$ cat constraint.sdc
create_clock -name core_clock -period 10.5 [get_ports {clk}]
set_input_delay 2.1000 -clock core_clock [delete_from_list [all_inputs] [get_ports {clk}]]
set_output_delay 2.1000 -clock core_clock [all_outputs]
set_load 0.01 [all_outputs]
$ cat design.v
module cla(
		input  [3:0] A, B,
		input  CIN,
		output COUT,
		output [3:0] SUM,
		output [3:0] BAND,
		output [3:0] BXOR
	);
	wire [3:0] P, G; 
	assign P = A ^ B;
	assign G = A & B;
	wire [3:0] CARRY;
	assign CARRY[0] = G[0] | (P[0] & CIN);																															 
	assign CARRY[1] = G[1] | (P[1] & G[0]) | (P[1] & P[0] & CIN);																							 
	assign CARRY[2] = G[2] | (P[2] & G[1]) | (P[2] & P[1] & G[0]) | (P[2] & P[1] & P[0] & CIN);													 
	assign CARRY[3] = G[3] | (P[3] & G[2]) | (P[3] & P[2] & G[1]) | (P[3] & P[2] & P[1] & G[0]) | (P[3] & P[2] & P[1] & P[0] & CIN);  
	assign COUT  = CARRY[3];
	assign SUM = P ^ {CARRY[2:0], CIN};
	assign BXOR = P;
	assign BAND = G;
endmodule 
module cla_add(
		input  [3:0] A, B,
		input  CIN,
		output COUT,
		output [3:0] SUM
	);
	wire [3:0] P, G; 
	assign P = A ^ B;
	assign G = A & B;
	wire [3:0] CARRY;
	assign CARRY[0] = G[0] | (P[0] & CIN);																															 
	assign CARRY[1] = G[1] | (P[1] & G[0]) | (P[1] & P[0] & CIN);																							 
	assign CARRY[2] = G[2] | (P[2] & G[1]) | (P[2] & P[1] & G[0]) | (P[2] & P[1] & P[0] & CIN);													 
	assign CARRY[3] = G[3] | (P[3] & G[2]) | (P[3] & P[2] & G[1]) | (P[3] & P[2] & P[1] & G[0]) | (P[3] & P[2] & P[1] & P[0] & CIN);  
	assign COUT  = CARRY[3];
	assign SUM = P ^ {CARRY[2:0], CIN};
endmodule 
module cla32(
		input [31:0] A, B,
		input CIN,
		output OF,
		output [31:0] SUM, BAND, BXOR
	);
	wire [7:0] COUT;
	cla cla0(.A(A[3:0]  ), .B(B[3:0]), .CIN(CIN),     .COUT(COUT[0]), 
			   .SUM(SUM[3:0]  ), .BAND(BAND[3:0]  ), .BXOR(BXOR[3:0]  ));
	cla cla1(.A(A[7:4]  ), .B(B[7:4]), .CIN(COUT[0]), .COUT(COUT[1]), 
	         .SUM(SUM[7:4]  ), .BAND(BAND[7:4]  ), .BXOR(BXOR[7:4]  ));		
	cla cla2(.A(A[11:8] ), .B(B[11:8]), .CIN(COUT[1]), .COUT(COUT[2]), 
				.SUM(SUM[11:8] ), .BAND(BAND[11:8] ), .BXOR(BXOR[11:8] ));
	cla cla3(.A(A[15:12]), .B(B[15:12]), .CIN(COUT[2]), .COUT(COUT[3]), 
				.SUM(SUM[15:12]), .BAND(BAND[15:12]), .BXOR(BXOR[15:12]));
	cla cla4(.A(A[19:16]), .B(B[19:16]), .CIN(COUT[3]), .COUT(COUT[4]), 
				.SUM(SUM[19:16]), .BAND(BAND[19:16]), .BXOR(BXOR[19:16]));
	cla cla5(.A(A[23:20]), .B(B[23:20]), .CIN(COUT[4]), .COUT(COUT[5]), 
				.SUM(SUM[23:20]), .BAND(BAND[23:20]), .BXOR(BXOR[23:20]));
	cla cla6(.A(A[27:24]), .B(B[27:24]), .CIN(COUT[5]), .COUT(COUT[6]), 
				.SUM(SUM[27:24]), .BAND(BAND[27:24]), .BXOR(BXOR[27:24]));
	cla cla7(.A(A[31:28]), .B(B[31:28]), .CIN(COUT[6]), .COUT(COUT[7]), 
				.SUM(SUM[31:28]), .BAND(BAND[31:28]), .BXOR(BXOR[31:28]));
	assign OF = COUT[7];
endmodule 
module add(
		input [31:0] A, B,
		input CIN,
		output OF,
		output [31:0] SUM
	);
	wire [7:0] COUT;
	cla_add cla0(.A(A[3:0]  ), .B(B[3:0]), .CIN(CIN),     .COUT(COUT[0]), 
			   .SUM(SUM[3:0]  ));
	cla_add cla1(.A(A[7:4]  ), .B(B[7:4]), .CIN(COUT[0]), .COUT(COUT[1]), 
	         .SUM(SUM[7:4]  ));		
	cla_add cla2(.A(A[11:8] ), .B(B[11:8]), .CIN(COUT[1]), .COUT(COUT[2]), 
				.SUM(SUM[11:8] ));
	cla_add cla3(.A(A[15:12]), .B(B[15:12]), .CIN(COUT[2]), .COUT(COUT[3]), 
				.SUM(SUM[15:12]));
	cla_add cla4(.A(A[19:16]), .B(B[19:16]), .CIN(COUT[3]), .COUT(COUT[4]), 
				.SUM(SUM[19:16]));
	cla_add cla5(.A(A[23:20]), .B(B[23:20]), .CIN(COUT[4]), .COUT(COUT[5]), 
				.SUM(SUM[23:20]));
	cla_add cla6(.A(A[27:24]), .B(B[27:24]), .CIN(COUT[5]), .COUT(COUT[6]), 
				.SUM(SUM[27:24]));
	cla_add cla7(.A(A[31:28]), .B(B[31:28]), .CIN(COUT[6]), .COUT(COUT[7]), 
				.SUM(SUM[31:28]));
	assign OF = COUT[7];
endmodule 
`timescale 1ns / 1ps
module alu(
		input  [31:0] A, B,
		input  [3:0]  CTRL,
		input  [3:0]  BRANCHCONDITION,
		output reg [31:0] OUT,
		output reg BRANCHFLAG
	);
	reg  [31:0] A_ALU, B_ALU;
	wire [31:0] SUM, BAND, BXOR;
	reg   CIN;
	cla32 cla32_0(.A(A_ALU),  .B(B_ALU^{32{CIN}}),  .CIN(CIN),  .OF(),  .SUM(SUM),  .BAND(BAND),  .BXOR(BXOR));
	parameter ADD = 4'b0000,  SUB = 4'b0001,  SLL = 4'b0010, 
				 SRL = 4'b0011,  SRA = 4'b0100,  AND = 4'b0101,
				 OR  = 4'b0110,  XOR = 4'b0111,  SLT = 4'b1000, 
				 SLTU = 4'b1001;
	parameter BEQ = 4'b1000, BNE = 4'b1001, BLT = 4'b1100,
				 BGE = 4'b1101, BLTU= 4'b1110, BGEU= 4'b1111,
				 JMP = 4'b1010; 
	always@(*) begin
		case (CTRL)
			ADD: 
				begin 
					CIN <= 1'b0;  
					A_ALU <= A;     
					B_ALU <= B;     
					OUT <= SUM;     
				end
			SUB: 
				begin 
					CIN <= 1'b1;  
					A_ALU <= A;     
					B_ALU <= B;     
					OUT <= SUM;	    
				end
			AND: 
				begin 
					CIN <= 1'b0;  
					A_ALU <= A;     
					B_ALU <= B;	   
					OUT <= BAND;    
				end	
			OR:  
				begin 
					CIN <= 1'b0;  
					A_ALU <= A;     
					B_ALU <= B;     
					OUT <= A|B;     
				end
			XOR: 
				begin 
					CIN <= 1'b0;  
					A_ALU <= A;     
					B_ALU <= B;     
					OUT <= BXOR;    
				end
			SLL: 
				begin 
					CIN <= 1'b0;  
					A_ALU <= A; 
					B_ALU <= B;	
					OUT <= A << B;  
				end
			SRL: 
				begin 
					CIN <= 1'b0;  
					A_ALU <= A; 
					B_ALU <= B; 
					OUT <= A >> B;  
				end
			SRA: 
				begin 
					CIN <= 1'b0;  
					A_ALU <= A; 
					B_ALU <= B; 
					OUT <= $signed(A) >>> B; 
				end
			SLT: 
				begin 
					CIN <= 1'b1;  
					A_ALU <= A;     
					B_ALU <= B;     
					OUT <= {31'b0, SUM[31]}; 
				end
			SLTU:
				begin 
					CIN <= 1'b0;  
					A_ALU <= A; 
					B_ALU <= B; 
					OUT <= (A < B) ? 32'b1 : 32'b0; 
				end
			default:	
				begin	
					A_ALU <= A; 
					B_ALU <= B; 
					CIN	<= 1'b0; 
					OUT <= SUM;
				end
		endcase
		case(BRANCHCONDITION)
			BEQ:
				BRANCHFLAG <= ~|{SUM};
			BNE:
				BRANCHFLAG <= |{SUM};
			BLT:
				BRANCHFLAG <= OUT[0];
			BGE:
				BRANCHFLAG <= ~OUT[0];
			BLTU:
				BRANCHFLAG <= OUT[0];
			BGEU:
				BRANCHFLAG <= ~OUT[0];
			JMP:
				BRANCHFLAG <= 1'b1;
			default:
				BRANCHFLAG <= 1'b0;
		endcase
	end
endmodule 
module alu_ctrl(
		input [1:0] ALUOp,
		input [2:0] FUNC3,
		input FUNC7, IMMFLAG,
		output reg [3:0] ALUCTRL,
		output reg [3:0] BRANCHCONDITION
	);
	parameter ADD = 4'b0000,  SUB = 4'b0001,  SLL = 4'b0010, 
				 SRL = 4'b0011,  SRA = 4'b0100,  AND = 4'b0101,
				 OR  = 4'b0110,  XOR = 4'b0111,  SLT = 4'b1000, 
				 SLTU = 4'b1001;
	always@(*) begin
		if (ALUOp == 2'b10) begin	 
			case (FUNC3)
				3'b000:
					begin
						if (FUNC7 && ~IMMFLAG)
							ALUCTRL <= SUB;
						else
							ALUCTRL <= ADD;
					end
				3'b001:
					ALUCTRL <= SLL;
				3'b010:
					ALUCTRL <= SLT;
				3'b011:
					ALUCTRL <= SLTU;
				3'b100:
					ALUCTRL <= XOR;
				3'b101:
					begin
						if (~FUNC7) 
							ALUCTRL <= SRL;
						else 
							ALUCTRL <= SRA;
					end
				3'b110:
					ALUCTRL <= OR;
				3'b111:
					ALUCTRL <= AND;
				default:
					ALUCTRL <= ADD;
			endcase		
		end else if (ALUOp == 2'b00) begin
			ALUCTRL <= ADD;
		end else if (ALUOp == 2'b01) begin
			case(FUNC3[2:1])
				2'b00:
					ALUCTRL <= SUB;
				2'b10:
					ALUCTRL <= SLT;
				2'b11:
					ALUCTRL <= SLTU;
				default:
					ALUCTRL <= ADD;
			endcase
		end else begin
			ALUCTRL <= ADD;
		end
		if (ALUOp == 2'b01) begin
			BRANCHCONDITION <= {1'b1,FUNC3};
		end else if (ALUOp == 2'b11) begin
			BRANCHCONDITION <= 4'b1010;
		end else begin
			BRANCHCONDITION <= 4'b0000;
		end
	end	
endmodule 
`timescale 1ns / 1ps
module Control_Unit(
    input [31:0] instruction,   
	 input clk,
	 output reg MEMWRITE, ALUSRC, REGWRITE, IMMTOREG, STALLSIG,
	 output reg [1:0] ALUOP, BRANCH, REGWRITESEL
);
    always @(*) begin
        case (instruction[6:0])
            7'b0110011:  
					begin
						ALUSRC       <= 1'b0;
						IMMTOREG     <= 1'b0;
						STALLSIG		 <= 1'b0;
						REGWRITE     <= 1'b1;
						MEMWRITE     <= 1'b0;
						ALUOP        <= 2'b10;
						BRANCH       <= 2'b01;
						REGWRITESEL  <= 2'b00;
					end
            7'b0010011: 
					begin
						ALUSRC       <= 1'b1;
						IMMTOREG     <= 1'b0;
						STALLSIG		 <= 1'b0;
						REGWRITE     <= 1'b1;
						MEMWRITE     <= 1'b0;
						ALUOP        <= 2'b10;
						BRANCH       <= 2'b01;
						REGWRITESEL  <= 2'b00;
					end
            7'b0000011: 
					begin
						ALUSRC       <= 1'b1;
						IMMTOREG     <= 1'b1;
						STALLSIG		 <= 1'b1;
						REGWRITE     <= 1'b1;
						MEMWRITE     <= 1'b0;
						ALUOP        <= 2'b00;
						BRANCH       <= 2'b01;
						REGWRITESEL  <= 2'b01;
					end
            7'b1100111: 
					begin
						ALUSRC       <= 1'b1;
						IMMTOREG     <= 1'b0;
						STALLSIG		 <= 1'b0;
						REGWRITE     <= 1'b1;
						MEMWRITE     <= 1'b0;
						ALUOP        <= 2'b11;
						BRANCH       <= 2'b10;
						REGWRITESEL  <= 2'b10;
					end
            7'b0100011: 
					begin
						ALUSRC       <= 1'b1;
						IMMTOREG     <= 1'b0;
						STALLSIG		 <= 1'b0;
						REGWRITE     <= 1'b0;
						MEMWRITE     <= 1'b1;
						ALUOP        <= 2'b00;
						BRANCH       <= 2'b01;
						REGWRITESEL  <= 2'b00;
					end
            7'b1100011: 
					begin
						ALUSRC       <= 1'b0;
						IMMTOREG     <= 1'b0;
						STALLSIG		 <= 1'b0;
						REGWRITE     <= 1'b0;
						MEMWRITE     <= 1'b0;
						ALUOP        <= 2'b01;
						BRANCH       <= 2'b11;
						REGWRITESEL  <= 2'b00;
					end
            7'b0110111: 
					begin
						ALUSRC       <= 1'b1;
						IMMTOREG     <= 1'b1;
						STALLSIG		 <= 1'b0;
						REGWRITE     <= 1'b1;
						MEMWRITE     <= 1'b0;
						ALUOP        <= 2'b00;		 
						BRANCH       <= 2'b01;
						REGWRITESEL  <= 2'b00;		 
					end
            7'b0010111: 
					begin
						ALUSRC       <= 1'b1;
						IMMTOREG     <= 1'b0;
						STALLSIG		 <= 1'b0;
						REGWRITE     <= 1'b1;
						MEMWRITE     <= 1'b0;
						ALUOP        <= 2'b00;
						BRANCH       <= 2'b01;
						REGWRITESEL  <= 2'b11;
					end
            7'b1101111: 
					begin
						ALUSRC       <= 1'b1;
						IMMTOREG     <= 1'b0;
						STALLSIG		 <= 1'b0;
						REGWRITE     <= 1'b1;
						MEMWRITE     <= 1'b0;
						ALUOP        <= 2'b11;
						BRANCH       <= 2'b11;
						REGWRITESEL  <= 2'b10;
					end
            default: 
					begin
						ALUSRC       <= 1'b1;
						IMMTOREG     <= 1'b0;
						STALLSIG		 <= 1'b0;
						REGWRITE     <= 1'b0;
						MEMWRITE     <= 1'b0;
						ALUOP        <= 2'b00;
						BRANCH       <= 2'b01;
						REGWRITESEL  <= 2'b00;
					end
        endcase
    end
endmodule 
`timescale 1ns / 1ps
module datafwd(
		input [4:0] rs1, rs2, exerd, memrd, 
		input ctrl_alusrc, clk, E_REGWRITE, M_REGWRITE, E_MEMWRITE, M_MEMWRITE,
		output reg [1:0] rs1sel, rs2sel, ddatasel
	);
	always@(posedge clk) begin
		if ((rs1 == exerd) & (E_REGWRITE | E_MEMWRITE) & (rs1 != 5'b0))
			rs1sel <= 2'b01;
		else if ((rs1 == memrd) & (M_REGWRITE | M_MEMWRITE) & (rs1 != 5'b0))
			rs1sel <= 2'b10;
		else
			rs1sel <= 2'b00;
		if (ctrl_alusrc)
			rs2sel <= 2'b11;
		else if ((rs2 == exerd) & (E_REGWRITE | E_MEMWRITE) & (rs2 != 5'b0))
			rs2sel <= 2'b01;
		else if ((rs2 == memrd) & (M_REGWRITE | M_MEMWRITE) & (rs2 != 5'b0))
			rs2sel <= 2'b10;
		else
			rs2sel <= 2'b00;
		if ((rs2 == exerd) & (E_REGWRITE | E_MEMWRITE) & (rs2 != 5'b0))
			ddatasel <= 2'b01;
		else if ((rs2 == memrd) & (M_REGWRITE | M_MEMWRITE) & (rs2 != 5'b0))
			ddatasel <= 2'b10;
		else
			ddatasel <= 2'b00;
	end
endmodule 
`timescale 1ns / 1ps
module immediate_gen(
		input  [31:0] INSTRUCTION,
		output reg [31:0] IMMEDIATE_OUT
	);
	always@(*) begin
		case(INSTRUCTION[6:0])				
			7'b0110111:							 
				begin
					IMMEDIATE_OUT[31:12] <= INSTRUCTION[31:12];
					IMMEDIATE_OUT[11:0]  <= 12'b0;
				end
			7'b0010111:							 
				begin
					IMMEDIATE_OUT[31:11] <= {INSTRUCTION[31], INSTRUCTION[31:12]};
					IMMEDIATE_OUT[10:0]  <= 11'b0;
				end
			7'b1101111:							 
				begin
					IMMEDIATE_OUT[31:19] <= {13{INSTRUCTION[31]}};
					IMMEDIATE_OUT[18:11] <= INSTRUCTION[19:12];
					IMMEDIATE_OUT[10]    <= INSTRUCTION[20];
					IMMEDIATE_OUT[9:0]  <= INSTRUCTION[30:21];
				end
			7'b1100111:							 
				begin
					IMMEDIATE_OUT[31:12] <= {20{INSTRUCTION[31]}};
					IMMEDIATE_OUT[11:0]  <= INSTRUCTION[31:20];
				end
			7'b0010011:							 
				begin
					if ((INSTRUCTION[14:12] == 3'b001)|(INSTRUCTION[14:12] == 3'b101)) begin
						IMMEDIATE_OUT[31:5]  <= 27'b0;
						IMMEDIATE_OUT[4:0]   <= INSTRUCTION[24:20];
					end else begin
						IMMEDIATE_OUT[31:12] <= {20{INSTRUCTION[31]}};
						IMMEDIATE_OUT[11:0]  <= INSTRUCTION[31:20];
					end						
				end
			7'b0100011:		 
				begin
					IMMEDIATE_OUT[31:12] <= {20{INSTRUCTION[31]}};
					IMMEDIATE_OUT[11:5]  <= INSTRUCTION[31:25];
					IMMEDIATE_OUT[4:0]   <= INSTRUCTION[11:7];
				end
			7'b0000011:		 
				begin
					IMMEDIATE_OUT[31:12] <= {20{INSTRUCTION[31]}};
					IMMEDIATE_OUT[11:0]  <= INSTRUCTION[31:20];
				end
			7'b1100011:		 
				begin
					IMMEDIATE_OUT[31:12] <= {20{INSTRUCTION[31]}};
					IMMEDIATE_OUT[11]    <= INSTRUCTION[31];
					IMMEDIATE_OUT[10]    <= INSTRUCTION[7];
					IMMEDIATE_OUT[9:4]  <= INSTRUCTION[30:25];
					IMMEDIATE_OUT[3:0]   <= INSTRUCTION[11:8];
				end
			default:
				IMMEDIATE_OUT[31:0] <= 32'b0;
		endcase
	end
endmodule 
`timescale 1ns / 1ps
module Register_File(
    input [4:0] Read_reg01,  
    input [4:0] Read_reg02,  
    input [4:0] Write_reg,    
    input [31:0] Write_data,  
    output reg [31:0] Read_data01,
    output reg [31:0] Read_data02,
    input write_signal ,
    input clk
   );
    reg [31:0] registers [31:0]; 
    always @(*) begin
        Read_data01    = registers[Read_reg01];
        Read_data02    = registers[Read_reg02];
    end
    always @(negedge clk) begin
		registers[0] <= 32'b0;
        if (write_signal) begin
				if (Write_reg != 5'b0) 
					registers[Write_reg] <= Write_data;
        end
    end  
endmodule
`timescale 1ns / 1ps
module processor_main(
		input  clk, reset_n,                       
		input  [31:0] dmem_datain, 
		input  [31:0] imem_data,                   
		output [31:0] dmem_addr, dmem_dataout, PC,
		output dmem_rw, io_rw
   );
	reg [31:0] PFD_PC, PDE_PC, PEM_PC, PMW_PC, PFD_INST, PDE_IMM, PDE_RS1, PDE_RS2, PEM_RS2, PEM_PCADDIMM, PMW_PCADDIMM, PEM_ALUOUT, 
				  PEM_CALOUT, PMW_CALOUT, PMW_DOUT;				  
	reg [2:0] PDE_F3;
	reg PDE_F7, PDE_CTRL_MEMWRITE, PEM_CTRL_MEMWRITE, PDE_CTRL_REGWRITE, PEM_CTRL_REGWRITE, PMW_CTRL_REGWRITE, PDE_CTRL_ALUSRC, 
		 PDE_CRTL_IMMTOREG, PEM_BRANCHFLAG, PFD_TAKENFLAG, PDE_TAKENFLAG, PEM_TAKENFLAG;
	reg [1:0] PDE_CTRL_ALUOP, PDE_CTRL_BRANCH, PDE_CTRL_REGWRITESEL, PEM_CTRL_BRANCH, PEM_CTRL_REGWRITESEL, PMW_CTRL_REGWRITESEL;
	reg [4:0] PDE_RDA, PEM_RDA, PMW_RDA;
	wire STALL, PFD_FLUSH, PDE_FLUSH, TAKENFLAG;
	assign PC = PFD_PC;
	wire ALU_BRANCHFLAG, ALU_BRANCHFLAG_int;	
	assign ALU_BRANCHFLAG = (PEM_PC == 32'b0) ? 1'b0 : ALU_BRANCHFLAG_int;
   wire [31:0] next_instruction, PCADD4;     
   wire [31:0] inst;                 
	wire [31:0] data_rs1;
	wire [31:0] data_rs2, ALU_OUT, PCADDIMM;
	wire [31:0] REALBRANCH;
	assign REALBRANCH = ({(PDE_CTRL_BRANCH[1] & ALU_BRANCHFLAG), PDE_CTRL_BRANCH[0]} == 2'b00) ? PDE_PC :
							  ({(PDE_CTRL_BRANCH[1] & ALU_BRANCHFLAG), PDE_CTRL_BRANCH[0]} == 2'b01) ? PDE_PC :
							  ({(PDE_CTRL_BRANCH[1] & ALU_BRANCHFLAG), PDE_CTRL_BRANCH[0]} == 2'b10) ? ALU_OUT : PCADDIMM;
	add pcadd4(.A(PFD_PC), .B(32'd4), .CIN(1'b0), .OF(), .SUM(PCADD4));
	wire [31:0] NEXTPREDICTED;
	assign NEXTPREDICTED = PCADD4;	 
	assign TAKENFLAG = 1'b0;  
	assign next_instruction = (ALU_BRANCHFLAG ^ PDE_TAKENFLAG) ? REALBRANCH : NEXTPREDICTED;
	assign PFD_FLUSH = ALU_BRANCHFLAG ^ PDE_TAKENFLAG;
	assign PDE_FLUSH = ALU_BRANCHFLAG ^ PDE_TAKENFLAG;
   assign inst = imem_data;
	wire CTRL_MEMWRITE, CTRL_ALUSRC, CTRL_REGWRITE, CRTL_IMMTOREG;
	wire [1:0] CTRL_ALUOP, CTRL_BRANCH, CTRL_REGWRITESEL;
	Control_Unit cu(
		.instruction(PFD_INST),
		.clk(clk),
		.MEMWRITE(CTRL_MEMWRITE), 
		.ALUSRC(CTRL_ALUSRC), 
		.REGWRITE(CTRL_REGWRITE), 
		.IMMTOREG(CRTL_IMMTOREG),
		.STALLSIG(),
		.ALUOP(CTRL_ALUOP), 
		.BRANCH(CTRL_BRANCH), 
		.REGWRITESEL(CTRL_REGWRITESEL)
	);
	wire [31:0] REGWRITE_DATA;
	Register_File register(
		.Read_reg01(PFD_INST[19:15]),
		.Read_reg02(PFD_INST[24:20]),
		.Write_reg(PMW_RDA),
		.Write_data(REGWRITE_DATA),
		.Read_data01(data_rs1),
		.Read_data02(data_rs2),
		.write_signal(PMW_CTRL_REGWRITE),
		.clk(clk)
	);
	wire [31:0] IMM_EXT;  
	immediate_gen immgen(
		.INSTRUCTION(PFD_INST),
		.IMMEDIATE_OUT(IMM_EXT)		
	); 
	wire [3:0] ALU_OPCMD;
	wire [3:0] ALU_BRANCHCMD;
	wire [1:0] rs1sel, rs2sel, ddatasel;
	alu_ctrl aluctrl(
		.ALUOp(PDE_CTRL_ALUOP),
		.FUNC3(PDE_F3),
		.FUNC7(PDE_F7),
		.IMMFLAG(&{rs2sel}),  
		.ALUCTRL(ALU_OPCMD),
		.BRANCHCONDITION(ALU_BRANCHCMD)
	);
	datafwd fwd(
		.rs1(PFD_INST[19:15]), 
		.rs2(PFD_INST[24:20]), 
		.exerd(PDE_RDA), 
		.memrd(PEM_RDA), 
		.ctrl_alusrc(CTRL_ALUSRC),  
		.clk(clk),
		.E_REGWRITE(PDE_CTRL_REGWRITE), 
		.M_REGWRITE(PEM_CTRL_REGWRITE),
		.E_MEMWRITE(PDE_CTRL_MEMWRITE),
		.M_MEMWRITE(PEM_CTRL_MEMWRITE),
		.rs1sel(rs1sel), 
		.rs2sel(rs2sel),
		.ddatasel(ddatasel)
	);	
	wire [31:0] B_RS2_IMM;
	reg [31:0] ALU_A, ALU_B, E_RS2;
	always@(*) begin
		case (rs1sel)
			2'b00:
				ALU_A <= PDE_RS1;
			2'b01:
				ALU_A <= PEM_CALOUT;
			2'b10:
				ALU_A <= REGWRITE_DATA;
			2'b11:
				ALU_A <= PDE_RS1;
			default:
				ALU_A <= PDE_RS1;
		endcase
		case (rs2sel)
			2'b00:
				ALU_B <= PDE_RS2;
			2'b01:
				ALU_B <= PEM_CALOUT;
			2'b10:
				ALU_B <= REGWRITE_DATA;
			2'b11:
				ALU_B <= PDE_IMM;
			default:
				ALU_B <= PDE_RS2;
		endcase
		case (ddatasel)
			2'b00:
				E_RS2 <= PDE_RS2;
			2'b01:
				E_RS2 <= PEM_CALOUT;
			2'b10:
				E_RS2 <= REGWRITE_DATA;
			2'b11:
				E_RS2 <= PDE_RS2;
			default:
				E_RS2 <= PDE_RS2;
		endcase
	end
	alu alu(
		.A(ALU_A), 
		.B(ALU_B),
		.CTRL(ALU_OPCMD),
		.BRANCHCONDITION(ALU_BRANCHCMD),
		.OUT(ALU_OUT),
		.BRANCHFLAG(ALU_BRANCHFLAG_int)
	);
	wire [31:0] PCADDIMM_int;	
	add pcaddimm0(.A(PDE_PC), .B(PDE_IMM << 1), .CIN(1'b0), .OF(), .SUM(PCADDIMM_int));
	add pcaddimm1(.A(PCADDIMM_int), .B(~(32'd4)), .CIN(1'b1), .OF(), .SUM(PCADDIMM));
	wire [31:0] CAL_OUT;
	assign CAL_OUT = (PDE_CRTL_IMMTOREG == 1'b0) ? ALU_OUT : PDE_IMM;
	wire [31:0] DMEM_OUT;
	wire IOSEL;
	assign dmem_addr    = PEM_ALUOUT;
	assign dmem_dataout = PEM_RS2;
	assign DMEM_OUT     = dmem_datain;
	assign IOSEL = &{PEM_ALUOUT[31:2]};
	assign dmem_rw      = PEM_CTRL_MEMWRITE & ~IOSEL;
	assign io_rw        = PEM_CTRL_MEMWRITE & IOSEL;
	assign STALL = 1'b0;    
	assign REGWRITE_DATA = (PMW_CTRL_REGWRITESEL == 2'b00) ? PMW_CALOUT :
								  (PMW_CTRL_REGWRITESEL == 2'b01) ? PMW_DOUT : 
								  (PMW_CTRL_REGWRITESEL == 2'b10) ? PMW_PC : PMW_PCADDIMM;
	reg NEGEDGESTALL;
	always@(posedge clk or negedge reset_n) begin	
		if (~reset_n) begin
			PFD_PC   <= 32'b0;
			PFD_INST <= 32'b0;
			PFD_TAKENFLAG <= 1'b0;	
		end else	if (~STALL) begin
			if (PFD_FLUSH) begin
				PFD_PC   <= next_instruction;
				PFD_INST <= 32'b0;
				PFD_TAKENFLAG <= 1'b0;	
			end else begin
				PFD_PC   <= next_instruction;
				PFD_INST <= inst;
				PFD_TAKENFLAG <= TAKENFLAG;
			end
		end
	end
	always@(posedge clk or negedge reset_n) begin
		if (~reset_n) begin
			PDE_PC   <= 32'b0;
			PDE_F7   <= 1'b0;
			PDE_F3   <= 3'b0;
			PDE_IMM  <= 32'b0;
			PDE_RDA  <= 5'b0;
			PDE_RS1  <= 32'b0;
			PDE_RS2  <= 32'b0;
			PDE_TAKENFLAG		<= 1'b0;
			PDE_CTRL_REGWRITE <= 1'b0; 
			PDE_CTRL_MEMWRITE <= 1'b0; 
			PDE_CRTL_IMMTOREG <= 1'b0;			 
			PDE_CTRL_ALUOP    <= 1'b0;
			PDE_CTRL_BRANCH   <= 2'b01;
			PDE_CTRL_REGWRITESEL <= 2'b0;
		end else if (~STALL) begin
			if (PDE_FLUSH) begin
				PDE_PC   <= 32'b0;
				PDE_F7   <= 1'b0;
				PDE_F3   <= 3'b0;
				PDE_IMM  <= 32'b0;
				PDE_RDA  <= 5'b0;
				PDE_RS1  <= 32'b0;
				PDE_RS2  <= 32'b0;				
				PDE_TAKENFLAG		<= 1'b0;
				PDE_CTRL_REGWRITE <= 1'b0; 
				PDE_CTRL_MEMWRITE <= 1'b0; 
				PDE_CRTL_IMMTOREG <= 1'b0;			 
				PDE_CTRL_ALUOP    <= 1'b0;
				PDE_CTRL_BRANCH   <= 2'b01;
				PDE_CTRL_REGWRITESEL <= 2'b0;
			end else begin
				PDE_PC  <= PFD_PC;
				PDE_F7  <= PFD_INST[30];
				PDE_F3  <= PFD_INST[14:12];
				PDE_IMM <= IMM_EXT;
				PDE_RDA <= PFD_INST[11:7];
				PDE_RS1 <= data_rs1;
				PDE_RS2 <= data_rs2;
				PDE_TAKENFLAG <= PFD_TAKENFLAG;
				PDE_CTRL_REGWRITE <= CTRL_REGWRITE; 
				PDE_CTRL_MEMWRITE <= CTRL_MEMWRITE; 
				PDE_CRTL_IMMTOREG <= CRTL_IMMTOREG;			 
				PDE_CTRL_ALUOP    <= CTRL_ALUOP;				 
				PDE_CTRL_BRANCH   <= CTRL_BRANCH;	
				PDE_CTRL_REGWRITESEL <= CTRL_REGWRITESEL;
			end
		end
	end
	always@(posedge clk or negedge reset_n) begin
		if (~reset_n) begin
			PEM_PC      <= 32'b0;
			PEM_PCADDIMM <= 32'b0;
			PEM_RDA		<= 5'b0;
			PEM_ALUOUT  <= 32'b0;
			PEM_BRANCHFLAG <= 1'b0;
			PEM_RS2		<= 32'b0;
			PEM_CALOUT	<= 32'b0;
			PEM_TAKENFLAG <= 1'b0;
			PEM_CTRL_REGWRITE <= 1'b0;
			PEM_CTRL_MEMWRITE <= 1'b0;
			PEM_CTRL_BRANCH	<= 2'b01;
			PEM_CTRL_REGWRITESEL <= 2'b0;
		end else if (~STALL) begin
			PEM_PC      <= PDE_PC;
			PEM_PCADDIMM <= PCADDIMM;
			PEM_RDA		<= PDE_RDA;
			PEM_ALUOUT  <= ALU_OUT;
			PEM_BRANCHFLAG <= ALU_BRANCHFLAG;
			PEM_RS2		<= E_RS2;
			PEM_CALOUT	<= CAL_OUT;
			PEM_TAKENFLAG <= PDE_TAKENFLAG;
			PEM_CTRL_REGWRITE <= PDE_CTRL_REGWRITE;
			PEM_CTRL_MEMWRITE <= PDE_CTRL_MEMWRITE;
			PEM_CTRL_BRANCH	<= PDE_CTRL_BRANCH;
			PEM_CTRL_REGWRITESEL <= PDE_CTRL_REGWRITESEL;
		end
	end
	always@(posedge clk or negedge reset_n) begin
		if (~reset_n) begin
			PMW_PC       <= 32'b0;
			PMW_PCADDIMM <= 32'b0;
			PMW_RDA      <= 5'b0;
			PMW_CALOUT   <= 32'b0;
			PMW_DOUT     <= 32'b0;
			PMW_CTRL_REGWRITE <= 1'b0;
			PMW_CTRL_REGWRITESEL <= 2'b0;
		end else if (~STALL) begin
			PMW_PC       <= PEM_PC;
			PMW_PCADDIMM <= PEM_PCADDIMM;
			PMW_RDA      <= PEM_RDA;
			PMW_CALOUT   <= PEM_CALOUT;
			PMW_DOUT     <= DMEM_OUT;
			PMW_CTRL_REGWRITE <= PEM_CTRL_REGWRITE;
			PMW_CTRL_REGWRITESEL <= PEM_CTRL_REGWRITESEL;
		end		
	end								  
endmodule 
$ cat run.sh
#!/bin/bash
# the make line also repeats each setting of config.mk as NAME=value (left out here)
make -C /OpenROAD-flow-scripts/flow DESIGN_CONFIG=/design/flow/config.mk WORK_HOME=/design/flow/orfs CLKGATE_MAP_FILE= finish
$ cat config.mk
export PLATFORM = sky130hd
export DESIGN_NAME = processor_main
export DESIGN_NICKNAME = processor_main
export VERILOG_FILES = /design/flow/design.v
export SDC_FILE = /design/flow/constraint.sdc
export NUM_CORES = 4
export LEC_CHECK = 0
export ABC_AREA = 1
export CAP_MARGIN = 0
export CELL_PAD_IN_SITES_DETAIL_PLACEMENT = 2
export CORE_MARGIN = 9
export CORE_UTILIZATION = 53
export GPL_ROUTABILITY_DRIVEN = 1
export GPL_TIMING_DRIVEN = 1
export MIN_ROUTING_LAYER = met2
export PLACE_DENSITY_LB_ADDON = 0.28
export SETUP_SLACK_MARGIN = 2.26
export SLEW_MARGIN = 20
==> notes.md, run 1 <==
Item: results of the latest flow run.

- Sorting the synthesized cells by area gives the leading types as edfxtp_1 (37%), dfrtp_1 (16%), nand2_1 (10%).
- The number of standard cells after synthesis is 8,765.
- Measured along the x axis, the die boundary spans 406 um.
- The fraction of the mapped netlist area in compound gates is 0.203.
- The commonest cells after synthesis are nand2_1 (2,119), a21oi_1 (1,271), edfxtp_1 (992).
- The post-synthesis instance area is 79,600 um2.
- Of the total synthesized cell area, the portion taken by full adders, half adders and majority gates is 0.0263.
- The area of the chip is 164,000 um2.
- The total cell area reported by yosys after synthesis is 79,600 um2.
- The most common flop cell mapped by yosys is edfxtp_1.
- The initial standard-cell utilization of the core is 0.536.
- Per the synth log, the flip-flop and latch total comes to 1,545.
- 164 I/O pins were placed.
- The failing step is 3_5_place_dp.
- The buffer_ports step reported a buffer count of 163.
- The proportion of synthesized flip-flops having asynchronous set or reset is 0.333.
- For reference, the top logic cell family by area is AND-OR/OR-AND gates.
- The fraction of synthesized cell area taken by the top area cell type is 0.374.
- The post-synth count of flops with an enable pin is 992.
- In this run the standard cell core region covers 149,000 um2.
- The flow did not finish.
- The portion of netlist area occupied by mux cells is 0.
- Per the synthesis report, the XOR/XNOR share of the synthesized area is 0.0105.
- The synthesized-area fraction occupied by and/or/nand/nor cells is 0.152.
- The die is 406 um tall.
- Sorting the synthesis cell report by count puts at the top nand2_1.
- The share of the yosys chip area belonging to registers is 0.546.
- Row generation in the floorplan step produced 141 rows.
- The tool reported: "[ERROR DPL-0033] detailed placement checks failed during check placement".
- The final RePlAce weighted congestion is 1.10.
- After synthesis, the design contains 8,765 cells according to Yosys.
- The cell type that accounts for the most area after synthesis is edfxtp_1.
- The average instance in the mapped netlist occupies 9.08 um2.
- The distinct cell type count of the synthesized netlist is 67.
- Yosys printed 7 warnings.
per-stage QoR:
| step | power [W] | hold slack (ps) | worst slack (ps) | instance area [um2] |
|---|---|---|---|---|
| after floorplan | 0.0179 | 331 | 2340 | 79700 |
| after global placement | 0.0243 | 334 | 1470 | 83300 |
==> run 2: changes to the inputs <==
CAP_MARGIN = 20   (was 0)
CELL_PAD_IN_SITES_DETAIL_PLACEMENT = default   (was 2)
CELL_PAD_IN_SITES_GLOBAL_PLACEMENT = 3   (was default)
CORE_MARGIN = 2   (was 9)
CORE_UTILIZATION = 66   (was 53)
GPL_ROUTABILITY_DRIVEN = 0   (was 1)
GPL_TIMING_DRIVEN = default   (was 1)
MAX_ROUTING_LAYER = met5   (was default)
MIN_ROUTING_LAYER = met1   (was met2)
PLACE_DENSITY_LB_ADDON = 0.19   (was 0.28)
SETUP_SLACK_MARGIN = 0.51   (was 2.26)
clock period = 9.75 ns   (was 10.5 ns; I/O delays follow)
==> run 2 against run 1 <==
Effect of this change: the flow stops in 3_1_place_gp_skip_io; area after synthesis is the same; die size shrank 25%; synthesized cell count is the same.
==> notes.md, run 2 <==
Item: results of the latest flow run.

- The run stopped with a tool error.
- The flow halted during 3_1_place_gp_skip_io.
- The first error in the log reads "[ERROR FLW-0024] Place density exceeds 1.0 (current PLACE_DENSITY_LB_ADDON =  0.19). Please check if the value of  PLACE_DENSITY_LB_ADDON is between 0 and 0.99".
- The count of yosys warnings during synthesis is 7 (unchanged).
- Of all cell types, the one taking the most synthesized area is edfxtp_1.
- The die outline width is 351 um (-13%).
- The cell count in the Yosys report is 8,765 (unchanged).
- Sorting the synthesized cells by area gives the leading types as edfxtp_1 (37%), dfrtp_1 (16%), nand2_1 (10%).
- The initial standard-cell utilization of the core came to 0.664 (+0.129).
- The post-synthesis instance area came to 79,600 um2 (unchanged).
- The portion of netlist area occupied by mux cells was 0 (unchanged).
- The area share of xor/xnor cells in the synthesized design was 0.0105 (unchanged).
- The vertical die size is 351 um (-13%).
- The distinct cell type count of the synthesized netlist is 67 (unchanged).
- Among the non-sequential cells, AND-OR/OR-AND gates take the most area.
- The area of the chip is 123,000 um2 (-25%).
- The top cell type by instance count after synthesis is nand2_1.
- The floorplan core area is 120,000 um2 (-19%).
- The fraction of synthesized cell area taken by the top area cell type came to 0.374 (unchanged).
- After synthesis, the most frequently instantiated cells are nand2_1 (2,119), a21oi_1 (1,271), edfxtp_1 (992).
- The proportion of synthesized flip-flops having asynchronous set or reset is 0.333 (unchanged).
- The most common flop cell mapped by yosys is edfxtp_1.
- The number of rows in the core area is 127 (-9.9%).
- The number of standard cells after synthesis came to 8,765 (unchanged).
- The number of enable flip-flop cells is 992 (unchanged).
- The share of the yosys chip area belonging to registers came to 0.546 (unchanged).
- The flip-flop and latch count after synthesis is 1,545 (unchanged).
- The fraction of the mapped netlist area in compound gates is 0.203 (unchanged).
- The per-instance average area after synthesis is 9.08 um2 (unchanged).
- The adder-cell share of the synthesized area is 0.0263 (unchanged).
- The total cell area reported by yosys after synthesis is 79,600 um2 (unchanged).
- The synthesized-area fraction occupied by and/or/nand/nor cells is 0.152 (unchanged).
==> run 3: changes to the inputs <==
ABC_AREA = default   (was 1)
CELL_PAD_IN_SITES_GLOBAL_PLACEMENT = default   (was 3)
CORE_ASPECT_RATIO = 0.97   (was default)
CORE_MARGIN = 7   (was 2)
CORE_UTILIZATION = 22   (was 66)
CTS_CLUSTER_SIZE = 12   (was default)
GPL_ROUTABILITY_DRIVEN = default   (was 0)
MIN_ROUTING_LAYER = met2   (was met1)
PLACE_DENSITY = 0.57   (was default)
PLACE_DENSITY_LB_ADDON = default   (was 0.19)
SETUP_SLACK_MARGIN = 2.34   (was 0.51)
SLEW_MARGIN = 0   (was 20)
TNS_END_PERCENT = 100   (was default)
clock period = 12.9 ns   (was 9.75 ns; I/O delays follow)
==> run 3 against run 2 <==
Effect of this change: now fails the layout checks on slew limit; die size rose to 3.0 times the previous value; synthesized cell count shrank 42%; area after synthesis fell by 2.1%.
==> notes.md, run 3 <==
Flow results.

- The script parses the final routing iteration and logs DRC violations as 0.
- Entering global routing, the biggest net connects 171 pins.
- The flip-flop and latch count after synthesis is 1,545 (unchanged).
- The net switching power is 0.00506 W.
- The later pin in the worst-skew pair is clocked with a latency of 930 ps.
- The sink count of the clock tree is 1,545.
- The per-instance average area after synthesis was 15.2 um2 (+68%).
- After routing the design area is 96,500 um2.
- Warnings raised by the tools during the run amount to 1,073.
- The startpoint of the lowest-slack hold path is PEM_PCADDIMM[25]$_DFF_PN0_.
- The fraction of the mapped netlist area in compound gates is 0.0761 (-0.127).
- The terminus of the critical flop-to-flop path is PDE_RS1[19]$_DFF_PN0_.
- The number of buffers created by CTS is 181.
- The total via count after detailed routing is 73.7k.
- The launching point of the worst reg2reg path is PMW_CTRL_REGWRITESEL[1]$_DFF_PN0_.
- The count of yosys warnings during synthesis is 7 (unchanged).
- The number of pins exceeding their max-slew limit in the final report is 6.
- The number of cells in the design after placement is 9,824.
- The total cell area reported by yosys after synthesis is 77,900 um2 (-2.1%).
- The switching portion of total power comes to 0.335.
- The power report lists the combinational group at 0.00250 W.
- The distinct cell type count of the synthesized netlist was 103 (+54%).
- The fraction of synthesized cell area taken by the top area cell type is 0.382 (+0.00821).
- The first global-routing pass estimated 466,000 um of wire.
- The CTS tree is built.
- The cell count in the Yosys report is 5,120 (-42%).
- On the reported timing paths, the clock transition at the registers reads 70 ps.
- In this run, the number of DRC markers left after iteration 0 of detailed routing was 16.9k.
- Fill cells in the final layout number 36.1k.
- The highest cell delay on the worst timing path is 710 ps.
- On the final layout, the worst clock skew is 117 ps.
- The run finished, with violations left.
- After the last flow step, the layout net total stands at 6,601.
- The top cell type by instance count after synthesis is edfxtp_1.
- Total power normalized to cell area comes to 156 nW/um2.
- The vertical die size is 600 um (+71%).
- The buffer cell driving the clock tree root is clkbuf_16.
- The critical path ends at PDE_RS1[19]$_DFF_PN0_.
- The script logs the ratio of routed vias to standard cells as 6.53.
- The share of the yosys chip area belonging to registers is 0.558 (+0.0120).
- All stages included, the depth of the critical timing path comes to 29.
- The die outline width is 618 um (+76%).
- The slack of the worst reg-to-reg path is 2400 ps.
- The power drawn by the clock network is 0.00664 W.
- The first-pass iteration count of the detailed router is 12.
- The final report lists the setup-violating endpoint count as 0.
- The placed instances occupy a cell area of 86,000 um2.
- Relative to the synthesized area, the layout overhead comes to 23.9%.
- The worst VDD IR drop from the latest analysis is 97.2 uV.
- Based on the critical path, the design can be clocked at up to 0.0953 GHz.
- The sequential share of power is 0.395.
- The number of standard cells after synthesis is 5,120 (-42%).
- The remaining global-route overflow is 0.
- The proportion of synthesized flip-flops having asynchronous set or reset is 0.333 (unchanged).
- The most frequent cell on the critical path is buf_4.
- The detailed-route wire length per cell is 30.6 um.
- The total global-route track usage is 0.269.
- The worst setup path is of the reg -> reg kind.
- The area share of xor/xnor cells in the synthesized design was 0.0146 (+0.00416).
- The largest driver fanout on the critical path is 92.
- Post-synth the commonest register cell is edfxtp_1.
- Sorting the Yosys area breakdown by cell type puts at the top edfxtp_1.
- The worst setup path is captured at a flop.
- Ranked by total cell area, the synthesized netlist is headed by edfxtp_1 (38%), mux4_2 (19%), dfrtp_1 (16%).
- The number of buffers on the longest clock path is 4.
- The synthesized-area fraction occupied by and/or/nand/nor cells came to 0.0614 (-0.0911).
- After routing, the total negative slack on setup checks comes to 0 ps.
- The final RePlAce weighted congestion is 1.04.
- The startpoint of the worst setup timing path is PMW_CTRL_REGWRITESEL[1]$_DFF_PN0_.
- The required time at the worst-slack endpoint is 13,560 ps.
- The leakage power total is 37.7 nW.
- The floorplan core area is 353,000 um2 (+190%).
- During placement, the flow inserted port buffers numbering 163.
- The internal portion of total power is 0.0100 W.
- The final critical-path required period is 10,500 ps.
- Per STA, the worst path accumulates the most delay in the family AND-OR/OR-AND gates.
- The commonest cells after synthesis are edfxtp_1 (992), mux4_2 (661), dfrtp_1 (513).
- The area of the chip came to 371,000 um2 (+200%).
- The post-route utilization of the core is recorded as 0.273.
- The worst hold path passes through 0 cells.
- Of the total power, combinational logic draws 0.166.
- Note that the worst hold path type here is reg -> reg.
- The worst max-slew margin expressed relative to the limit is -0.0446.
- The max-capacitance violation count is 0.
- Among the non-sequential cells, multiplexers take the most area.
- The number of rows in the core area is 215 (+69%).
- The post-synthesis instance area is 77,900 um2 (-2.1%).
- The finished layout holds 11.3k standard cells, fillers aside.
- The total of hold buffers inserted after clock tree synthesis is 0.
- The final number of hold-violating endpoints is 0.
- The post-route worst hold slack is 329 ps.
- The number of enable flip-flop cells came to 992 (unchanged).
- The total buffers and inverters traversed by the critical path is 7.
- Setup repair after global routing left no endpoint under its margin.
- The cell at the slowest stage of the critical path is a2111oi_4.
- The portion of netlist area occupied by mux cells is 0.238 (+0.238).
- The initial antenna violation count came to 5.
- The OpenROAD report gives the critical path a data arrival time of 11,160 ps.
- The initial standard-cell utilization of the core is 0.221 (-0.444).
- The count of nets left with antenna violations once routing finished came out at 0.
- For the pin with the worst max-slew slack, the measured transition is 1570 ps.
- The half-perimeter wire length of the detailed placement result is 231,000 um.
- STA classifies the critical path startpoint as a flop.
- The sequential group power is 0.00596 W.
- Pin placement for this block handled 164 I/O pins.
- The count of cells along the worst register-to-register path is 29.
- Ranked by power, first place goes to clock.
- The share of total power dissipated in the clock network is 0.440.
- The violated checks flagged are slew limit.
- The number of levels in the clock H-tree is 4.
- Looking at the hold checks, the worst path lands on PMW_PCADDIMM[25]$_DFF_PN0_.
- The via count of the first global-routing pass is 82.4k.
- The adder-cell share of the synthesized area was 0.0268 (+0.000576).
- The fraction of the cycle the final worst path needs is 0.814.
- The total detailed-routing wirelength is 345,000 um.
## run 3: per-stage QoR
| step | setup slack, ps | total power, W |
|---|---|---|
| after global routing | 2370 | 0.0157 |
| after detailed placement | 2270 | 0.00877 |
| after CTS | 2440 | 0.0150 |
| final | 2400 | 0.0151 |
| after global placement | 2210 | 0.00876 |
| after floorplan | 2940 | 0.00754 |
## run 3: cell type report
| cell class | count | area (um2) | area share |
|---|---|---|---|
| antenna | 109 | 273 | 0.00283 |
| clock buffer | 206 | 4830 | 0.0501 |
| clock inverter | 1144 | 5110 | 0.0530 |
| inverter | 97 | 364 | 0.00377 |
| multi-input combinational | 3147 | 33100 | 0.343 |
| sequential | 1545 | 43500 | 0.451 |
| tap | 4665 | 5840 | 0.0605 |
| timing repair buffer | 381 | 3460 | 0.0359 |
## run 3: timing repair
action                                  CTS  global route
hold endpoints to repair                  0             0
gates resized                             1             4
endpoints found under the setup margin   56           134
setup buffers                             0             0
## run 3: routing by layer
metal,track usage,up-vias,routed length (um)
li1,-,23068,-
met1,-,24740,0
met2,0.314,22730,166000
met3,0.332,3057,134000
met4,0.0955,135,38700
met5,0.161,-,6240
==> run 4: changes to the inputs <==
CORE_ASPECT_RATIO = default   (was 0.97)
CORE_MARGIN = 2   (was 7)
CORE_UTILIZATION = 65   (was 22)
CTS_CLUSTER_SIZE = 42   (was 12)
MAX_ROUTING_LAYER = default   (was met5)
MIN_ROUTING_LAYER = default   (was met2)
PLACE_DENSITY = default   (was 0.57)
SETUP_SLACK_MARGIN = 1.5   (was 2.34)
SLEW_MARGIN = 20   (was 0)
TNS_END_PERCENT = default   (was 100)
clock period = 5.7 ns   (was 12.9 ns; I/O delays follow)
==> run 4 against run 3 <==
Effect of this change: the flow now stops in 5_1_grt; area after synthesis unchanged; die size decreased by 67%; synthesized cell count unchanged.
==> notes.md, run 4 <==
Item: results of the latest flow run.

- The flow did not finish.
- The flow stopped in 5_1_grt.
- The tool reported: "[ERROR GRT-0116] Global routing finished with congestion. Check the congestion regions in the DRC Viewer".
- The total placed instance area came to 88,400 um2 (+2.7%).
- Looking at the clock tree report, the root buffer type is clkbuf_16.
- The vertical die size is 350 um (-42%).
- The remaining global-route overflow is 499.
- The number of cells in the design after placement is 7,425 (-24%).
- The adder-cell share of the synthesized area is 0.0268 (unchanged).
- The initial standard-cell utilization of the core is 0.653 (+0.432).
- The main area contributors are edfxtp_1 (38%), mux4_2 (19%), dfrtp_1 (16%).
- The per-instance average area after synthesis is 15.2 um2 (unchanged).
- The number of levels in the clock H-tree is 4 (unchanged).
- The synthesized-area fraction occupied by and/or/nand/nor cells was 0.0614 (unchanged).
- The flip-flop and latch count after synthesis was 1,545 (unchanged).
- The floorplan core area is 119,000 um2 (-66%).
- The number of enable flip-flop cells was 992 (unchanged).
- The fraction of the mapped netlist area in compound gates was 0.0761 (unchanged).
- Among all cell types in the netlist, the one instantiated most often is edfxtp_1.
- The number of buffers on the longest clock path is 3 (-1).
- The post-synthesis instance area was 77,900 um2 (unchanged).
- The total cell area reported by yosys after synthesis is 77,900 um2 (unchanged).
- The share of the yosys chip area belonging to registers came to 0.558 (unchanged).
- The proportion of synthesized flip-flops having asynchronous set or reset came to 0.333 (unchanged).
- The number of buffers created by CTS was 160 (-12%).
- The count of yosys warnings during synthesis is 7 (unchanged).
- The cell count in the Yosys report was 5,120 (unchanged).
- The leading area contributor after synthesis is edfxtp_1.
- The sink count of the clock tree came to 1,545 (unchanged).
- The number of top-level pins came to 164 (unchanged).
- The count of buffers from port buffering was 163 (unchanged).
- The total global-route track usage is 0.850.
- The number of standard cells after synthesis was 5,120 (unchanged).
- The number of rows in the core area is 127 (-41%).
- The dominant non-sequential cell family after synthesis is multiplexers.
- The half-perimeter wire length of the detailed placement result was 240,000 um (+3.9%).
- The die outline width is 350 um (-43%).
- The portion of netlist area occupied by mux cells was 0.238 (unchanged).
- The area of the chip is 123,000 um2 (-67%).
- After synthesis, the most frequently instantiated cells are edfxtp_1 (992), mux4_2 (661), dfrtp_1 (513).
- The most common flop cell mapped by yosys is edfxtp_1.
- The final RePlAce weighted congestion is 1.10 (+5.7%).
- The distinct cell type count of the synthesized netlist is 103 (unchanged).
- The area share of xor/xnor cells in the synthesized design is 0.0146 (unchanged).
- The fraction of synthesized cell area taken by the top area cell type came to 0.382 (unchanged).
[run 4: stage by stage]
| step | hold WS, ps | TNS [ps] | setup WS (ps) | total power, W |
|---|---|---|---|---|
| floorplan | 331 | -246010 | -1280 | 0.0171 |
| global placement | 333 | -254790 | -1310 | 0.0204 |
| detailed placement | 335 | -347800 | -1820 | 0.0206 |
| CTS | 349 | -331180 | -1680 | 0.0354 |
[run 4: routing by layer]
metal,overflow,global-route usage
met5,11,0.561
met4,153,0.827
met3,63,0.765
met2,202,0.950
met1,70,0.855
[run 4: repair_timing]
item	in CTS
setup endpoints to repair	2274
setup buffers	29
gates resized	148
hold buffers	0
cloned	4
pin swaps	16
==> run 5: changes to the inputs <==
CORE_ASPECT_RATIO = 1.16   (was default)
CORE_UTILIZATION = 72   (was 65)
CTS_CLUSTER_DIAMETER = 97   (was default)
CTS_CLUSTER_SIZE = 12   (was 42)
PLACE_DENSITY = 0.66   (was default)
SETUP_SLACK_MARGIN = default   (was 1.5)
TNS_END_PERCENT = 95   (was default)
clock period = 13.5 ns   (was 5.7 ns; I/O delays follow)
==> run 5 against run 4 <==
Effect of this change: the flow again stops in 5_1_grt; area after synthesis stayed put; synthesized cell count unchanged; die size is 9.6% lower.
==> notes.md, run 5 <==
Item: results of the latest flow run.

- The synthesis run shows the most used standard cells to be edfxtp_1 (992), mux4_2 (661), dfrtp_1 (513).
- It got as far as 5_1_grt and failed there.
- The post-synthesis instance area is 77,900 um2 (unchanged).
- The total placed instance area came to 81,500 um2 (-7.8%).
- The number of standard cells after synthesis is 5,120 (unchanged).
- The portion of netlist area occupied by mux cells is 0.238 (unchanged).
- The proportion of synthesized flip-flops having asynchronous set or reset is 0.333 (unchanged).
- The fraction of synthesized cell area taken by the top area cell type is 0.382 (unchanged).
- The number of buffers on the longest clock path was 3 (unchanged).
- The remaining global-route overflow is 202.
- The number of enable flip-flop cells is 992 (unchanged).
- The distinct cell type count of the synthesized netlist is 103 (unchanged).
- The flow did not finish.
- The area of the chip is 111,000 um2 (-9.6%).
- The vertical die size is 358 um (+2.3%).
- The sink count of the clock tree came to 1,545 (unchanged).
- The most common flop cell mapped by yosys is edfxtp_1.
- The fraction of the mapped netlist area in compound gates is 0.0761 (unchanged).
- The half-perimeter wire length of the detailed placement result was 218,000 um (-9.1%).
- The cell sitting at the root of the clock tree is a clkbuf_16.
- The total cell area reported by yosys after synthesis was 77,900 um2 (unchanged).
- For this run, the total global-route usage over all layers was measured as 0.809.
- The number of levels in the clock H-tree is 4 (unchanged).
- The count of buffers from port buffering is 163 (unchanged).
- The floorplan core area is 107,000 um2 (-10%).
- The number of rows in the core area is 129 (+1.6%).
- The synthesized-area fraction occupied by and/or/nand/nor cells came to 0.0614 (unchanged).
- The final RePlAce weighted congestion was 1.09 (-1.4%).
- The initial standard-cell utilization of the core is 0.728 (+0.0752).
- The flip-flop and latch count after synthesis was 1,545 (unchanged).
- The die outline width was 309 um (-12%).
- The number of top-level pins came to 164 (unchanged).
- The count of yosys warnings during synthesis came to 7 (unchanged).
- The post-CTS setup buffer count is 0 (-100%).
- The adder-cell share of the synthesized area came to 0.0268 (unchanged).
- The area share of xor/xnor cells in the synthesized design is 0.0146 (unchanged).
- By instance count, the leading cell after synthesis is edfxtp_1.
- The share of the yosys chip area belonging to registers is 0.558 (unchanged).
- The cell count in the Yosys report was 5,120 (unchanged).
- Ranked by total cell area, the synthesized netlist is headed by edfxtp_1 (38%), mux4_2 (19%), dfrtp_1 (16%).
- The per-instance average area after synthesis is 15.2 um2 (unchanged).
- The number of buffers created by CTS is 146 (-8.8%).
- Among the non-sequential cells, multiplexers take the most area.
- The quantity of gates resized following cts is 0 (-100%).
- Looking at area per cell type in the netlist, the leader is edfxtp_1.
- The tool reported: "[ERROR GRT-0116] Global routing finished with congestion. Check the congestion regions in the DRC Viewer".
- The total of hold buffers inserted after clock tree synthesis came to 0 (unchanged).
==> run 5: stage by stage <==
stage | cells | total power [W] | setup WS, ps | util
after floorplan | 5151 | 0.00720 | 2410 | -
after global placement | 6546 | 0.00811 | 3750 | 0.762
after detailed placement | 6546 | 0.00824 | 3300 | 0.762
after CTS | 7769 | 0.0137 | 2880 | 0.837
==> run 5: per-layer routing <==
metal	overflow	global-route usage
met5	1	0.470
met4	57	0.774
met3	30	0.716
met2	94	0.926
met1	20	0.815
==> run 6: changes to the inputs <==
ABC_AREA = 1   (was default)
CELL_PAD_IN_SITES_DETAIL_PLACEMENT = 1   (was default)
CORE_ASPECT_RATIO = 0.97   (was 1.16)
CORE_MARGIN = 6   (was 2)
CORE_UTILIZATION = 55   (was 72)
CTS_CLUSTER_DIAMETER = 133   (was 97)
CTS_CLUSTER_SIZE = 75   (was 12)
GPL_ROUTABILITY_DRIVEN = 0   (was default)
GPL_TIMING_DRIVEN = 0   (was default)
HOLD_SLACK_MARGIN = -0.06   (was default)
MAX_ROUTING_LAYER = met5   (was default)
MIN_ROUTING_LAYER = met2   (was default)
PLACE_DENSITY = 0.57   (was 0.66)
SETUP_SLACK_MARGIN = 2.34   (was default)
SLEW_MARGIN = 5   (was 20)
TNS_END_PERCENT = 100   (was 95)
clock period = 13.1 ns   (was 13.5 ns; I/O delays follow)
==> run 6 against run 5 <==
Effect of this change: area after synthesis is 2.2% higher; die size is 39% higher; the run again fails in 5_1_grt; synthesized cell count rose by 71%.
==> notes.md, run 6 <==
Item: results of the latest flow run.

- The run stopped with a tool error.
- It got as far as 5_1_grt and failed there.
- The tool reported: "[ERROR GRT-0116] Global routing finished with congestion. Check the congestion regions in the DRC Viewer".
- The number of buffers on the longest clock path is 3 (unchanged).
- The fraction of synthesized cell area taken by the top area cell type is 0.374 (-0.00821).
- The distinct cell type count of the synthesized netlist is 67 (-35%).
- The remaining global-route overflow is 9,174.
- The number of standard cells after synthesis is 8,765 (+71%).
- The portion of netlist area occupied by mux cells is 0 (-0.238).
- The area of the chip is 154,000 um2 (+39%).
- The synthesized-area fraction occupied by and/or/nand/nor cells is 0.152 (+0.0911).
- The number of enable flip-flop cells was 992 (unchanged).
- The share of the yosys chip area belonging to registers is 0.546 (-0.0120).
- Yosys attributes the largest share of cell area to edfxtp_1 (37%), dfrtp_1 (16%), nand2_1 (10%).
- Among the non-sequential cells, AND-OR/OR-AND gates take the most area.
- The total cell area reported by yosys after synthesis is 79,600 um2 (+2.2%).
- The commonest cells after synthesis are nand2_1 (2,119), a21oi_1 (1,271), edfxtp_1 (992).
- Looking at the cell usage after synthesis, the top flip-flop cell is edfxtp_1.
- The top cell type by instance count after synthesis is nand2_1.
- The count of buffers from port buffering was 163 (unchanged).
- The sink count of the clock tree came to 1,545 (unchanged).
- The floorplan core area is 143,000 um2 (+33%).
- The proportion of synthesized flip-flops having asynchronous set or reset is 0.333 (unchanged).
- Per the CTS log, the root buffer master is clkbuf_16.
- The flip-flop and latch count after synthesis came to 1,545 (unchanged).
- The area share of xor/xnor cells in the synthesized design is 0.0105 (-0.00416).
- The leading area contributor after synthesis is edfxtp_1.
- The vertical die size is 387 um (+7.9%).
- The fraction of the mapped netlist area in compound gates is 0.203 (+0.127).
- The half-perimeter wire length of the detailed placement result is 358,000 um (+65%).
- The count of yosys warnings during synthesis came to 7 (unchanged).
- The per-instance average area after synthesis was 9.08 um2 (-40%).
- The post-synthesis instance area is 79,600 um2 (+2.2%).
- The number of rows in the core area is 136 (+5.4%).
- The number of levels in the clock H-tree is 2 (-2).
- The total global-route track usage is 1.04.
- The adder-cell share of the synthesized area is 0.0263 (-0.000576).
- The number of top-level pins is 164 (unchanged).
- The number of buffers created by CTS is 35 (-76%).
- The die outline width came to 398 um (+29%).
- The cell count in the Yosys report came to 8,765 (+71%).
- The initial standard-cell utilization of the core is 0.558 (-0.170).
==> run 6: per-stage QoR <==
step	power [W]	utilization	std cells	instance area, um2	setup WS (ps)
2_1_floorplan	0.0143	-	8796	79700	3180
3_3_place_gp	0.0212	0.587	10822	83700	-12730
3_5_place_dp	0.0224	0.608	10998	86700	1650
4_1_cts	0.0260	0.646	12084	92100	2380
==> run 6: what timing repair did <==
item | in CTS
gates resized | 4
buffers inserted | 1
endpoints found under the setup margin | 212
pin swaps | 0
hold endpoints to repair | 0
hold buffers | 0
==> run 6: layer usage <==
layer,overflow,GRT usage
met1,-,-
met2,2362,0.999
met3,4998,1.17
met4,1296,0.943
met5,518,1.05
==> run 7: changes to the inputs <==
ABC_AREA = default   (was 1)
CAP_MARGIN = 0   (was 20)
CELL_PAD_IN_SITES_DETAIL_PLACEMENT = default   (was 1)
CORE_ASPECT_RATIO = default   (was 0.97)
CORE_MARGIN = 2   (was 6)
CORE_UTILIZATION = 71   (was 55)
CTS_CLUSTER_DIAMETER = default   (was 133)
CTS_CLUSTER_SIZE = default   (was 75)
GPL_ROUTABILITY_DRIVEN = default   (was 0)
GPL_TIMING_DRIVEN = default   (was 0)
HOLD_SLACK_MARGIN = default   (was -0.06)
MAX_ROUTING_LAYER = default   (was met5)
MIN_ROUTING_LAYER = default   (was met2)
PLACE_DENSITY = default   (was 0.57)
SETUP_SLACK_MARGIN = default   (was 2.34)
SLEW_MARGIN = 20   (was 5)
TNS_END_PERCENT = default   (was 100)
clock period = 6.0 ns   (was 13.1 ns; I/O delays follow)
==> run 7 against run 6 <==
Effect of this change: the run again fails in 5_1_grt; die size down 27%; synthesized cell count fell by 42%; area after synthesis is 2.1% lower.
==> notes.md, run 7 <==
Item: results of the latest flow run.

- The number of levels in the clock H-tree is 4 (+2).
- The synthesized-area fraction occupied by and/or/nand/nor cells was 0.0614 (-0.0911).
- The placement-stage worst setup slack came to -1730 ps (-3380 ps).
- The largest total area in the synthesized netlist belongs to edfxtp_1.
- The number of buffers created by CTS is 159 (+350%).
- The count of yosys warnings during synthesis was 7 (unchanged).
- The fraction of the mapped netlist area in compound gates is 0.0761 (-0.127).
- The total global-route track usage is 0.991.
- The final RePlAce weighted congestion is 1.17.
- The flip-flop and latch count after synthesis is 1,545 (unchanged).
- The portion of netlist area occupied by mux cells came to 0.238 (+0.238).
- The area of the chip was 112,000 um2 (-27%).
- The run stopped with a tool error.
- The proportion of synthesized flip-flops having asynchronous set or reset is 0.333 (unchanged).
- The number of buffers on the longest clock path is 3 (unchanged).
- The die outline width is 335 um (-16%).
- The cell count in the Yosys report came to 5,120 (-42%).
- The half-perimeter wire length of the detailed placement result is 236,000 um (-34%).
- The fraction of synthesized cell area taken by the top area cell type was 0.382 (+0.00821).
- The number of standard cells after synthesis is 5,120 (-42%).
- The floorplan core area came to 109,000 um2 (-24%).
- The initial standard-cell utilization of the core came to 0.716 (+0.157).
- The top cell type by instance count after synthesis is edfxtp_1.
- The total of hold buffers inserted after clock tree synthesis came to 0 (unchanged).
- Yosys reports that the most numerous cell types are edfxtp_1 (992), mux4_2 (661), dfrtp_1 (513).
- The most common flop cell mapped by yosys is edfxtp_1.
- The adder-cell share of the synthesized area is 0.0268 (+0.000576).
- The post-synthesis instance area was 77,900 um2 (-2.1%).
- The share of the yosys chip area belonging to registers is 0.558 (+0.0120).
- The total cell area reported by yosys after synthesis is 77,900 um2 (-2.1%).
- Sorting the synthesized cells by area gives the leading types as edfxtp_1 (38%), mux4_2 (19%), dfrtp_1 (16%).
- CTS placed an instance of clkbuf_16 at the clock tree root.
- The number of enable flip-flop cells came to 992 (unchanged).
- The distinct cell type count of the synthesized netlist is 103 (+54%).
- Recorded from the global router log, the overflow total was 5,395.
- The number of top-level pins was 164 (unchanged).
- The count of buffers from port buffering came to 163 (unchanged).
- The per-instance average area after synthesis is 15.2 um2 (+68%).
- The first error in the log reads "[ERROR GRT-0116] Global routing finished with congestion. Check the congestion regions in the DRC Viewer".
- In the synthesized netlist, the dominant kind of combinational cell is multiplexers.
- The vertical die size was 335 um (-13%).
- The failing step is 5_1_grt.
- The number of rows in the core area was 121 (-11%).
- The area share of xor/xnor cells in the synthesized design came to 0.0146 (+0.00416).
- The sink count of the clock tree is 1,545 (unchanged).
-- run 7: per-stage QoR --
stage / instances / instance area, um2
after floorplan: 5151 / 78400
after global placement: 7054 / 86100
after detailed placement: 7054 / 86100
after CTS: 8436 / 97800
-- run 7: metal layers --
layer	track usage	GRT overflow
met5	0.817	115
met4	1.01	1227
met3	0.925	724
met2	1.08	2530
met1	0.959	799
-- run 7: repair_timing --
action                     in CTS
cloned                         16
resized                       325
setup endpoints to repair     255
pin swaps                      75
setup buffers                  52
hold endpoints to repair        0
Power and IR drop assume default switching activity.
